## JK
==> flow/design.v (excerpt) <==
module SP(
	clk,
	rst_n,
	in_valid,
	in_data,
	in_mode,
	out_valid,
	out_data
);
input clk, rst_n, in_valid;
input [2:0] in_mode;
input [8:0] in_data;
output reg out_valid;
output reg [8:0] out_data;
integer i;
genvar idx;
parameter STATE_IDLE = 3'd0 ;
parameter STATE_MInv = 3'd1 ;
parameter STATE_MMul = 3'd2 ;
parameter STATE_Sort = 3'd3 ;
parameter STATE_Sum  = 3'd4 ;
parameter STATE_OUTPT= 3'd5 ;
reg [2:0] current_state, next_state;
reg [2:0] data_cnt;
reg [2:0] mode;
reg [8:0] a[0:5], b[0:5], c[0:5], d[0:5], e[0:5];
wire [8:0] next_c, next_e;
reg has_sent_b;
wire out_valid_b;
wire [8:0] next_b;
reg has_sent_mod;
reg [1:0] mm_stage;
wire [17:0] mul_in_s0[0:2], mul_in_s1[0:2];
reg [17:0] mul_in[0:2];
wire mul_out_valid[0:2];
wire [8:0] mul_out[0:2];
reg is_mod_finish[0:2];
wire is_all_mod_finish;
reg  [8:0] mul_out_s0[0:2], mul_out_s1[0:2];
reg flag_sort1, flag_sort2;
wire [8:0] next_d0, next_d1, next_d2, next_d3, next_d4, next_d5;
always @(posedge clk or negedge rst_n) begin
	if (!rst_n) 	current_state <= STATE_IDLE ;
	else 			current_state <= next_state ;
end
always @(*) begin
	next_state = current_state ;
	case(current_state)
		STATE_IDLE: begin
			if (data_cnt==6) begin
				if (mode[0]==1) 		next_state = STATE_MInv ;
				else if (mode[1]==1)	next_state = STATE_MMul ;
				else if (mode[2]==1)	next_state = STATE_Sort ;
				else 					next_state = STATE_Sum ;
			end
		end
		STATE_MInv: begin
			if (data_cnt==6) begin
				if (mode[1]==1)			next_state = STATE_MMul ;
				else if (mode[2]==1)	next_state = STATE_Sort ;
				else 					next_state = STATE_Sum ;
			end
		end
		STATE_MMul: begin
			if (mm_stage==3 && is_all_mod_finish==1) begin
				if (mode[2]==1)			next_state = STATE_Sort ;
				else 					next_state = STATE_Sum ;
			end
		end
  ...
Settings: LEC_CHECK=0, CAP_MARGIN=0, CELL_PAD_IN_SITES_DETAIL_PLACEMENT=0, CORE_ASPECT_RATIO=0.99, CORE_MARGIN=2, CORE_UTILIZATION=72, CTS_CLUSTER_SIZE=73, HOLD_SLACK_MARGIN=0.29, PLACE_DENSITY_LB_ADDON=0.0, SETUP_SLACK_MARGIN=2.11, SLEW_MARGIN=20, TNS_END_PERCENT=100; clock period 7.44 ns.
run.sh (not shown) runs the stock make flow with config.mk's settings and CLKGATE_MAP_FILE=.
Complete run, failing final checks: JK, reason setup timing.
> inputs changed (JK -> MS)
Settings: CELL_PAD_IN_SITES_DETAIL_PLACEMENT no longer set, was 0; SETUP_SLACK_MARGIN no longer set, was 2.11; CORE_ASPECT_RATIO no longer set, was 0.99; PLACE_DENSITY_LB_ADDON no longer set, was 0.0; PLACE_DENSITY now 0.63, previously not set; MAX_ROUTING_LAYER now met4, previously not set; TNS_END_PERCENT no longer set, was 100; CTS_CLUSTER_SIZE no longer set, was 73; HOLD_SLACK_MARGIN no longer set, was 0.29; the clock period (ns, I/O delays scaled along) now 8.32, was 7.44.
### Flow results
When MS is set beside JK, its final-stage net count turns out to be 4.0% smaller.
Max freq JK -> MS: degraded
MS went all the way through synthesis, placement and routing and the layout is clean on timing, DRC and antenna.
Looking at post-CTS setup buffer count, MS sits 130 lower than JK does.
Cell area on MS is ahead of JK.
MS against JK; clock power is down by more than 10%.
Cmp MS and JK / power in sequential cells / lower: MS
What AL does differently from MS at the input level:
Settings: PLACE_DENSITY no longer set, was 0.63; CAP_MARGIN now 20, was 0; SETUP_SLACK_MARGIN now 1.8, previously not set; CORE_UTILIZATION now 70, was 72; the clock period (ns, I/O delays scaled along) now 6.48, was 8.32.
Results
AL did not make it past global routing, where a tool error ended it. Yosys stat chip area: MS vs AL identical. Diff MS -> AL | die area | up by a few percent. Compared with MS, sum of net half-perimeters after detailed placement in AL increased by a little under 10%.
The following lists how TR was set up differently from AL:
Settings: CTS_CLUSTER_SIZE now 77, previously not set; PLACE_DENSITY_LB_ADDON now 0.0, previously not set; MAX_ROUTING_LAYER no longer set, was met4; SETUP_SLACK_MARGIN no longer set, was 1.8; CORE_UTILIZATION now 72, was 70; the clock period (ns, I/O delays scaled along) now 7.24, was 6.48.
Notes after the runs:
Complete run, failing final checks: TR, reason setup timing. As far as depth of the CTS H-tree goes, AL and TR are indistinguishable; the numbers are identical. In the reports for TR and AL, the smaller final estimated routing congestion in global placement belongs to TR. Looking at floorplan utilization, TR sits 2.3 points higher than AL does. Diff AL -> TR: maximum buffer depth of the clock tree held; buffers inserted during post-CTS setup optimization went down about 50%; die area went down 2.7%; instance area at placement went down 2.7%. TR ends up with lower cell count after placement than AL does.
Edits applied to the flow inputs when going from TR to PW:
Settings: swapping 20 for 30 in CAP_MARGIN; putting ABC_AREA at 1 where nothing was set; putting CTS_CLUSTER_DIAMETER at 357 where nothing was set; swapping 77 for 96 in CTS_CLUSTER_SIZE; swapping 7.24 for 3.08 in the clock period (ns, I/O delays scaled along).
### Flow results
FAIL for each of PW and TR. Sequential area share after synthesis came out lower on PW than on TR. Mean instance size in the synthesized netlist shrinks by more than 10% when moving from TR to PW. Compared with TR, in PW yosys-reported design area after synthesis grew by about 2%, chip width rose 1.0%, minimum setup slack after placement fell 3.71 ns. Of PW and TR, the higher unique cell type count in the Yosys netlist belongs to TR. Going from TR to PW, post-cts hold-fix buffer tally grew by 1, total clock buffers created by CTS now sits lower.

---

## v42
SP again, from the RTL that the note above started with.
Settings: LEC_CHECK=0, ABC_AREA=1, CAP_MARGIN=35, CELL_PAD_IN_SITES_DETAIL_PLACEMENT=1, CORE_MARGIN=6, CORE_UTILIZATION=40, CTS_CLUSTER_DIAMETER=275, CTS_CLUSTER_SIZE=100, GPL_ROUTABILITY_DRIVEN=0, GPL_TIMING_DRIVEN=0, HOLD_SLACK_MARGIN=0.18, MAX_ROUTING_LAYER=met4, PLACE_DENSITY=0.77, SETUP_SLACK_MARGIN=-0.53, SLEW_MARGIN=20; clock period 7.31 ns.
v42 did not finish; a tool error ended it in global routing (5_1_grt).
For v16, these inputs were changed with respect to v42:
# v42
export LEC_CHECK = 0
export ABC_AREA = 1
export CAP_MARGIN = 35
export CELL_PAD_IN_SITES_DETAIL_PLACEMENT = 1
export CORE_MARGIN = 6
export CORE_UTILIZATION = 40
export CTS_CLUSTER_DIAMETER = 275
export CTS_CLUSTER_SIZE = 100
export GPL_ROUTABILITY_DRIVEN = 0
export GPL_TIMING_DRIVEN = 0
export HOLD_SLACK_MARGIN = 0.18
export MAX_ROUTING_LAYER = met4
export PLACE_DENSITY = 0.77
export SETUP_SLACK_MARGIN = -0.53
export SLEW_MARGIN = 20
create_clock -name core_clock -period 7.31 [get_ports {clk}]
# v16
export LEC_CHECK = 0
export CAP_MARGIN = 20
export CORE_MARGIN = 2
export CORE_UTILIZATION = 56
export SLEW_MARGIN = 20
create_clock -name core_clock -period 4.82 [get_ports {clk}]
==> results <==
- Of v16 and v42, the run reporting the lower number of placed instances with taps included was v16.
- The run showing the greater standard-cell row count is v42.
- [compare] base=v42 new=v16: starting utilization of the core area shows an increase of 16 points, yosys synthesis chip area shows a reduction of 0.0017 mm^2.
- The area of the core of v16 falls short of that of v42 by 30%.
- Relative to v42, count of unique library cells instantiated by Yosys increased by 37 in v16.
- Between v16 and v42, it is v16 whose and-or/or-and share of the synthesized area is higher, by 1.3 points.
- In v16, synthesized cell count is lower than in v42.
- Comparing adder-cell share of the synthesized area for v16 and v42, the bigger number came from v16.
- In v16 the implementation ran to completion but is not tape-out ready, as the final checks report negative setup slack.
[inputs] v29 vs v16
# v16
export LEC_CHECK = 0
export CAP_MARGIN = 20
export CORE_MARGIN = 2
export CORE_UTILIZATION = 56
export SLEW_MARGIN = 20
create_clock -name core_clock -period 4.82 [get_ports {clk}]
# v29
export LEC_CHECK = 0
export CAP_MARGIN = 20
export CORE_MARGIN = 2
export CORE_UTILIZATION = 66
export SLEW_MARGIN = 20
create_clock -name core_clock -period 8.53 [get_ports {clk}]
- No stage failed in v29, and the final checks on the layout all came back clean.
- Taking v16 as the reference, in v29 clock network fraction of design power rose 4.0 points; number of design rule violations left after detail routing about even; number of tapcells fell 18%; number of post-CTS setup repair buffers fell 98; critical path depth rose about 10%.
- Compared with v16, v29 shows a lower total via count after detailed routing.
- Between v16 and v29, the flow reports number of buffers added by the clock tree synthesis step decreasing by a little under 10%.
- v16 ended up with sky130_fd_sc_hd__fa_1 as its worst-path cell with the longest stage delay; v29 ended up with sky130_fd_sc_hd__dfrtp_1.
- Compared to v16, the routing of v29 uses less wire.
- Changes observed in v29 relative to v16: combinational power share decreased by 11 points relative to the old numbers, worst setup slack now sits higher, total global routing track utilization now larger.
The following lists how v12 was set up differently from v29:
# v29
export LEC_CHECK = 0
export CAP_MARGIN = 20
export CORE_MARGIN = 2
export CORE_UTILIZATION = 66
export SLEW_MARGIN = 20
create_clock -name core_clock -period 8.53 [get_ports {clk}]
# v12
export LEC_CHECK = 0
export CAP_MARGIN = 20
export CORE_MARGIN = 2
export CORE_UTILIZATION = 70
export MAX_ROUTING_LAYER = met4
export SLEW_MARGIN = 20
create_clock -name core_clock -period 8.32 [get_ports {clk}]
[summary]
Count of flip-flops and latches: v29 vs v12 identical. Per the comparison of v12 with v29, first-pass GRT wire length dropped 0.32%; part of the power in combinational logic fell by 0.3 points. Global-route usage in v12 is 3.2 points above v29. Between v29 and v12, the flow reports die area decreasing by a few percent. Between v12 and v29, the difference in number of cells on the worst hold path is negligible. On v12: required time of the worst setup path is 0.26 ns lower than what v29 gave. Relative to v29, the detailed-route wire length measured on v12 has decreased slightly.
Power figures rest on the tool's default switching activity, not on a simulated workload.
